## run 1
Design booth_mul64, start of the top module:
module booth_mul64(
    input   wire    clk,
    input   wire    nrst,
    input   wire    [63:0]  A,
    input   wire    [63:0]  B,
    output  reg     [127:0] P,
    input   wire    start,
    output  wire    ready
);
For scale: ~4900 cells after synthesis, about 260 I/O pins.
make LEC_CHECK=0 ABC_AREA=1 CAP_MARGIN=20 CORE_MARGIN=2 CORE_UTILIZATION=72 CTS_CLUSTER_DIAMETER=394 CTS_CLUSTER_SIZE=10 HOLD_SLACK_MARGIN=0.3 PLACE_DENSITY=0.42 SETUP_SLACK_MARGIN=0.26 SLEW_MARGIN=20 finish   # period 2.22 ns
run.sh (not shown) runs the stock make flow with config.mk's settings and CLKGATE_MAP_FILE=.
The flow ended early for run 1: it failed with a tool error in clock tree synthesis (4_1_cts).
Relative to run 1, the following input files were edited for run 2:
- HOLD_SLACK_MARGIN removed (was 0.3)
Results
Run status, run 2: aborted in clock tree synthesis (4_1_cts), error DPL-0033
Run 1 → run 2: post-synth net total comparable, setup slack after placement neither gained nor lost much.
Run 2 vs. run 1: final RePlAce weighted congestion about even, HPWL reported at the end of detailed placement about even.
Diff run 1..run 2 | count of state elements after synthesis | unchanged
Diff run 1..run 2 | count of port buffers added during placement | unchanged
Number of cells produced by synthesis came out exactly the same in run 1 and run 2.
Re synthesized area: no difference whatsoever between run 2 and run 1.
From run 1 to run 2, floorplan die area did not move at all.
As far as share of the yosys chip area belonging to registers goes, run 2 and run 1 are indistinguishable; the numbers are identical.
> inputs changed (run 2 -> run 3)
- a deleted SETUP_SLACK_MARGIN that had been 0.26
- a deleted ABC_AREA that had been 1
- a change of CORE_UTILIZATION from 72 to 70
- a deleted PLACE_DENSITY that had been 0.42
- a deleted CTS_CLUSTER_DIAMETER that had been 394
- a change of CTS_CLUSTER_SIZE from 10 to 37
- a change of the clock period (ns, I/O delays scaled along) from 2.22 to 4.6
==> comparison <==
Run 3 | stages: all done | timing, DRC, antenna: all pass
Run 3 ended up with a lower synthesized cell count than run 2 did.
Delta (run 3 minus run 2): synthesized area moved down, pre-CTS setup slack rose 1390 ps, multiplexer area fraction after synthesis higher, initial core utilization fell by 2.5 points.
Per the comparison of run 3 with run 2, die width now sits lower, die size now sits lower.
The following lists how run 4 was set up differently from run 3:
- clearing CTS_CLUSTER_SIZE, which used to be 37
- putting SETUP_SLACK_MARGIN at -0.27 where nothing was set
- swapping 70 for 71 in CORE_UTILIZATION
- swapping 4.6 for 3.34 in the clock period (ns, I/O delays scaled along)
Notes after the runs:
For run 4, the flow was terminated by a tool error in global routing (5_1_grt) and produced no final design. The number of buffers inserted by hold repair at cts reported for run 4 is greater than that of run 3 by 1. Run 4 vs run 3: placed wire-length estimate up. In terms of adder-cell area share of the yosys netlist, run 3 and run 4 differ only marginally. The number of cells after detailed placement number comes out higher for run 4 vs run 3. Comparing run 3 and run 4, worst-case setup slack after placement is higher on run 3. Of run 3 and run 4, run 3 shows the lower number of gates given a new drive strength after cts, with run 4 above it. The die size reported for run 4 is smaller than that of run 3 by 510 µm². Run 4 vs run 3: standard cell core area down.


## quartz
The RTL this note starts from:
==> flow/design.v <==
module Booth4(
    input   wire    [63:0]  A,
    input   wire    [2:0]   B_pp,
    output  reg     [64:0]  PP,
    output  wire    E,
    output  wire    S
);
    assign E = ((B_pp == 3'b000) || (A[63] == B_pp[2])) && (B_pp != 3'b111);
    assign S = B_pp[2];
    always @ (*) begin
        case (B_pp)
            3'b000: PP = 65'b0;
            3'b001: PP = {A[63], A};
            3'b010: PP = {A[63], A};
            3'b011: PP = {A, 1'b0};
            3'b100: PP = ~{A, 1'b0};
            3'b101: PP = ~{A[63], A};
            3'b110: PP = ~{A[63], A};
            3'b111: PP = ~65'b0;
        endcase
    end
endmodule
module booth_mul64(
    input   wire    clk,
    input   wire    nrst,
    input   wire    [63:0]  A,
    input   wire    [63:0]  B,
    output  reg     [127:0] P,
    input   wire    start,
    output  wire    ready
);
    localparam S_IDLE = 2'b00;
    localparam S_LOAD = 2'b01;
    localparam S_BUSY = 2'b10;
    localparam S_FINISH = 2'b11;
    reg [1:0] STATE;
    reg [1:0] next_state;
    reg [5:0] count;
    assign ready = (STATE == S_IDLE);
    reg [63:0] A_buf;
    reg [64:0] B_buf;
    reg [67:0] P_cur;
    reg [63:0] P_sft;
    reg [63:0] Ss;
    wire [64:0] PP;
    wire E, S;
    Booth4 enc(A_buf, B_buf[2:0], PP, E, S);
    always @ (*) begin
        next_state = STATE;
        if (STATE == S_IDLE && start == 1'b1)
            next_state = S_LOAD;
        if (STATE == S_LOAD)
            next_state = S_BUSY;
        if (STATE == S_BUSY && count == 6'd31)
            next_state = S_FINISH;
        if (STATE == S_FINISH)
            next_state = S_IDLE;
    end
    always @ (posedge clk or negedge nrst) begin
        if (~nrst) begin
            STATE <= S_IDLE;
        end
        else begin
            STATE <= next_state;
        end
    end
    always @ (posedge clk or negedge nrst) begin
        if (~nrst) begin
            count <= 6'd0;
        end
        else begin
            if (STATE == S_BUSY)
                count <= count + 1;
            else
                count <= 6'd0;
        end
    end
    always @ (posedge clk or negedge nrst) begin
        if (~nrst) begin
            A_buf <= 64'd0;
            B_buf <= 64'd0;
        end
        else begin
            if (next_state == S_LOAD) begin
                A_buf <= A;
                B_buf <= {B, 1'b0};
            end
            else if (STATE == S_BUSY) begin
                B_buf <= B_buf >> 2;
            end
        end
    end
    always @ (posedge clk or negedge nrst) begin
        if (~nrst) begin
            P_cur <= 68'd0;
            P_sft <= 64'd0;
        end
        else begin
            if (STATE == S_BUSY) begin
                if (count == 6'd0)
                    {P_cur, P_sft} <= {(P_cur + {E, ~E, ~E, PP}), P_sft} >> 2;
                else
                    {P_cur, P_sft} <= {(P_cur + {1'b1, E, PP}), P_sft} >> 2;
            end
            else begin
                P_cur <= 68'd0;
                P_sft <= 64'd0;
            end
        end
    end
    always @ (posedge clk or negedge nrst) begin
        if (~nrst) begin
            Ss <= 64'b0;
        end
        else begin
            if (STATE == S_BUSY) begin
                Ss <= {1'b0, S, Ss[63:2]};
            end
            else begin
                Ss <= 64'd0;
            end
        end
    end
    always @ (posedge clk or negedge nrst) begin
        if (~nrst) begin
            P <= 128'd0;
        end
        else begin
            if (STATE == S_FINISH) begin
                P <= {P_cur[63:0], P_sft} + Ss;
            end
            else if (next_state == S_LOAD) begin
                P <= 128'd0;
            end
        end
    end
endmodule
clock: 5.13 ns
lec_check: 0
cap_margin: 20
core_margin: 2
core_utilization: 70
slew_margin: 20
quartz: full flow OK, the timing, design-rule and antenna checks passed
diff inputs: quartz => onyx
Settings: swapping 70 for 40 in CORE_UTILIZATION.
==> results <==
Compared with quartz, onyx shows a lower number of vias in the routed layout. Via count normalized by instance count shrinks by more than 10% when moving from quartz to onyx. Number of standard cells reported by yosys of onyx is on par with quartz. Changes observed in onyx relative to quartz: power consumption saw an increase; global-route wire length before repair -about 1.8%; worst hold slack has remained practically unchanged; global-route usage went down 18 points. Measured against each other, quartz and onyx differ in synthesis-to-layout area growth, the lower figure coming from quartz. From quartz to onyx the numbers moved as follows: placed cell count higher, number of nets in the layout higher, proportion of power drawn by combinational gates lower.
## Diff of input files: yarrow against onyx
Settings: putting ABC_AREA at 1 where nothing was set; putting GPL_TIMING_DRIVEN at 0 where nothing was set; swapping 5.13 for 6.0 in the clock period (ns, I/O delays scaled along).
### Flow results
Post-synthesis to final-layout area growth was higher in the run labelled onyx. What onyx reported for switching power summed over all nets has to be multiplied by 1.2 to get the figure for yarrow. yarrow vs. onyx: power in sequential cells went up by about 2%. NOTE: post-layout minimum cycle time in yarrow exceeds that of onyx. Synthesized chip area reported by yosys ends up lower on onyx. Cmp yarrow and onyx / met1 track demand over resource / lower: onyx. Summary — final area, yarrow relative to onyx: higher, by about 20%. NOTE: portion of total power attributed to the clock network in yarrow falls short of that of onyx. As of yarrow, final instance count without filler cells had risen by more than half compared to onyx.
Power and IR drop assume default switching activity.
